onyx:
==> flow/design.v (excerpt) <==
module sig_altmult_add
(
	input signed [15:0] dataa, datab, datac, datad,
	input 		clock, aclr,
	output reg 	[32:0] result
);
	reg signed	[15:0] dataa_reg, datab_reg, datac_reg, datad_reg;
	reg signed	[31:0] mult0_result, mult1_result;
	always @ (posedge clock or posedge aclr) begin
    	if (aclr) begin
			dataa_reg <= {16{1'b0}};
			datab_reg <= {16{1'b0}};
			datac_reg <= {16{1'b0}};
			datad_reg <= {16{1'b0}};
			mult0_result <= {32{1'b0}};
			mult1_result <= {32{1'b0}};
			result <= {33{1'b0}};
		end
		else begin
			dataa_reg <= dataa;
			datab_reg <= datab;
			datac_reg <= datac;
			datad_reg <= datad;
			mult0_result <= dataa_reg * datab_reg;
			mult1_result <= datac_reg * datad_reg;
			result <= mult0_result + mult1_result;
		end
	end
endmodule
clock: 6.78 ns
lec_check: 0
cap_margin: 20
core_margin: 2
core_utilization: 36
slew_margin: 20
run.sh (not shown) runs the stock make flow with config.mk's settings and CLKGATE_MAP_FILE=.
Input-level comparison between delta and onyx:
Settings: CTS_CLUSTER_SIZE: unset -> 98; CORE_UTILIZATION: 36 -> 72; ABC_AREA: unset -> 1; CTS_CLUSTER_DIAMETER: unset -> 371; the clock period (ns, I/O delays scaled along): 6.78 -> 7.29.
Findings:
Taking onyx as the reference, in delta fraction of area in multi-input gates went down, simple logic cell fraction of the synthesized area went up, final setup slack of the worst path went up, width of the die went down. Summary: with onyx as the reference, routed wire length per instance in delta moved up by more than 10%. Between onyx and delta, the flow reports average cell area after synthesis decreasing by more than 10%.
Modified inputs, sierra compared to delta
Settings: ABC_AREA: 1 -> unset; CTS_CLUSTER_SIZE: 98 -> 47; CTS_CLUSTER_DIAMETER: 371 -> unset; SETUP_SLACK_MARGIN: unset -> 1.66; PLACE_DENSITY_LB_ADDON: unset -> 0.01; the clock period (ns, I/O delays scaled along): 7.29 -> 5.85.
## What came out
Maximum number of pins on one net before global-route repair: delta and sierra compared, lower one is delta. Buffers inserted during post-CTS setup optimization: sierra vs delta up 58. Utilization came out higher on sierra than on delta. Going from delta to sierra, final instance count without filler cells -about 18%; portion of the layout cell area used by non-clock buffers rose by 7.8 points; non-clock buffer count increased 260%. delta has a higher detailed-route via count than sierra. Global-route usage ended up 0.22 points higher on sierra than on delta. The layout from sierra, despite a flow that completed every stage, fails the layout checks, with the failing checks listed as negative setup slack. On met1 routing resource usage after global routing, the lower figure sits with sierra, not delta.
Setup changes, sierra to indigo
Settings: CTS_CLUSTER_DIAMETER: unset -> 245; CTS_CLUSTER_SIZE: 47 -> unset; ABC_AREA: unset -> 1; SETUP_SLACK_MARGIN: 1.66 -> unset; the clock period (ns, I/O delays scaled along): 5.85 -> 5.16.
--- outcome ---
- indigo vs sierra, xor/xnor cell area share of the yosys netlist went down by 1.4 points.
- Stage in which a tool error killed indigo: global routing (5_1_grt).
- [compare] base=sierra new=indigo: area fraction in mux cells down 0.20 points, die width went up 9.4 microns, floorplan die height went up, synthesized cell count shows an increase of about 40%.
- Synthesized area deteriorates in indigo relative to sierra.

* * *

== north ==
sig_altmult_add again, from the RTL that the note above started with.
==> flow/design.v (excerpt) <==
module sig_altmult_add
(
	input signed [15:0] dataa, datab, datac, datad,
	input 		clock, aclr,
	output reg 	[32:0] result
);
Settings: LEC_CHECK=0, CAP_MARGIN=20, CELL_PAD_IN_SITES_GLOBAL_PLACEMENT=0, CORE_ASPECT_RATIO=0.77, CORE_MARGIN=9, CORE_UTILIZATION=40, GPL_TIMING_DRIVEN=0, MAX_ROUTING_LAYER=met4, PLACE_DENSITY_LB_ADDON=0.2, SETUP_SLACK_MARGIN=3.05, SLEW_MARGIN=10; clock period 11.5 ns.
north reached the end of the flow, and the finished layout is clean on the timing, design-rule and antenna checks.
Changes in south relative to north:
Settings: PLACE_DENSITY_LB_ADDON removed (was 0.2); CORE_ASPECT_RATIO removed (was 0.77); SETUP_SLACK_MARGIN removed (was 3.05); GPL_TIMING_DRIVEN removed (was 0); CORE_MARGIN changed from 9 to 2; CORE_UTILIZATION changed from 40 to 59; SLEW_MARGIN changed from 10 to 20; MAX_ROUTING_LAYER removed (was met4); CELL_PAD_IN_SITES_GLOBAL_PLACEMENT removed (was 0); the clock period (ns, I/O delays scaled along) changed from 11.5 to 4.63.
--- outcome ---
From the logs: south reached the end of the flow and failed the layout checks with setup timing. Summary of south over north: area fraction in mux cells was more or less identical, worst slack at placement has decreased, buffer count excluding the clock tree in the final layout increased 210%, later-pin clock latency in the skew report held. Summary of south over north: maximum clock frequency went up; final instance area increased by 17% relative to the old numbers; worst-case reg-to-reg path depth -1; final count of negative-setup-slack endpoints higher; number of inserted diodes down 1.

* * *

Starting RTL as in the previous note.
export LEC_CHECK = 0
export ABC_AREA = 1
export CAP_MARGIN = 10
export CELL_PAD_IN_SITES_DETAIL_PLACEMENT = 0
export CORE_MARGIN = 2
export CORE_UTILIZATION = 67
export CTS_CLUSTER_DIAMETER = 266
export CTS_CLUSTER_SIZE = 100
export GPL_ROUTABILITY_DRIVEN = 0
export HOLD_SLACK_MARGIN = 0.28
export MAX_ROUTING_LAYER = met5
export MIN_ROUTING_LAYER = met1
export PLACE_DENSITY_LB_ADDON = 0.3
export SETUP_SLACK_MARGIN = -0.52
export SLEW_MARGIN = 20
export TNS_END_PERCENT = 10
create_clock -name core_clock -period 5.24 [get_ports {clock}]
The baseline ran to the end with violations: negative setup slack.
Edit:
Settings changed: CORE_UTILIZATION 67 to 72, CTS_CLUSTER_DIAMETER 266 to 79, CTS_CLUSTER_SIZE 100 to 46, GPL_ROUTABILITY_DRIVEN 0 to 1, HOLD_SLACK_MARGIN 0.28 to unset, PLACE_DENSITY set to 0.87, PLACE_DENSITY_LB_ADDON 0.3 to unset, SETUP_SLACK_MARGIN -0.52 to 0.72, TNS_END_PERCENT 10 to unset.
Clock period 5.24 ns to 6.36 ns, I/O delays scaled along.
=>
- The changed run finished with timing, DRC and antenna clean
- hold slack gets better by 0.0032 ns
- first-iteration DRC count came out higher by a quarter to a third
- global-route usage climbs by 6.8 points
- critical path depth came out higher by 4
- cell count shrinks by a few percent
- wire length rises by a quarter to a third
- maximum frequency came out lower by a few percent
Edit:
Settings changed: ABC_AREA 1 to unset, CAP_MARGIN 10 to 20, CELL_PAD_IN_SITES_DETAIL_PLACEMENT 0 to unset, CORE_UTILIZATION 72 to 40, CTS_CLUSTER_DIAMETER 79 to unset, CTS_CLUSTER_SIZE 46 to unset, GPL_ROUTABILITY_DRIVEN 1 to unset, MAX_ROUTING_LAYER met5 to unset, MIN_ROUTING_LAYER met1 to unset, PLACE_DENSITY 0.87 to unset, SETUP_SLACK_MARGIN 0.72 to unset.
Clock period 6.36 ns to 7.0 ns, I/O delays scaled along.
The changed run completed with no timing, DRC or antenna violations.
Via count shrinks by 29%.
Hold slack is better by 0.019 ns.
Non-clock buffer count shrinks by 73.
Critical path depth shrinks by 2.
Edit:
Settings changed: CORE_ASPECT_RATIO set to 0.95, CORE_UTILIZATION 40 to 45, CTS_CLUSTER_DIAMETER set to 231, CTS_CLUSTER_SIZE set to 100, GPL_ROUTABILITY_DRIVEN set to 0, HOLD_SLACK_MARGIN set to 0.27, TNS_END_PERCENT set to 35.
Result: Clock skew drops by 0.013 ns; synthesized cell count stays the same; die size drops by 11%; routed wire length drops by 3.1%; cell area drops by 0.58%.
Edit:
Settings changed: CORE_ASPECT_RATIO 0.95 to 0.5, CTS_CLUSTER_DIAMETER 231 to 140, HOLD_SLACK_MARGIN 0.27 to 0.16.
=>
- The new run produced a clean layout
- clock-buffer cell count goes down by 2
- worst hold slack loses 0.0073 ns
- fmax goes down slightly
- design area climbs slightly
- sequential cell count does not change
- clock skew climbs by 0.011 ns
- first-iteration DRC count went up by about a fifth
- global-route usage goes up by 0.46 points
- synthesized cell count is unchanged
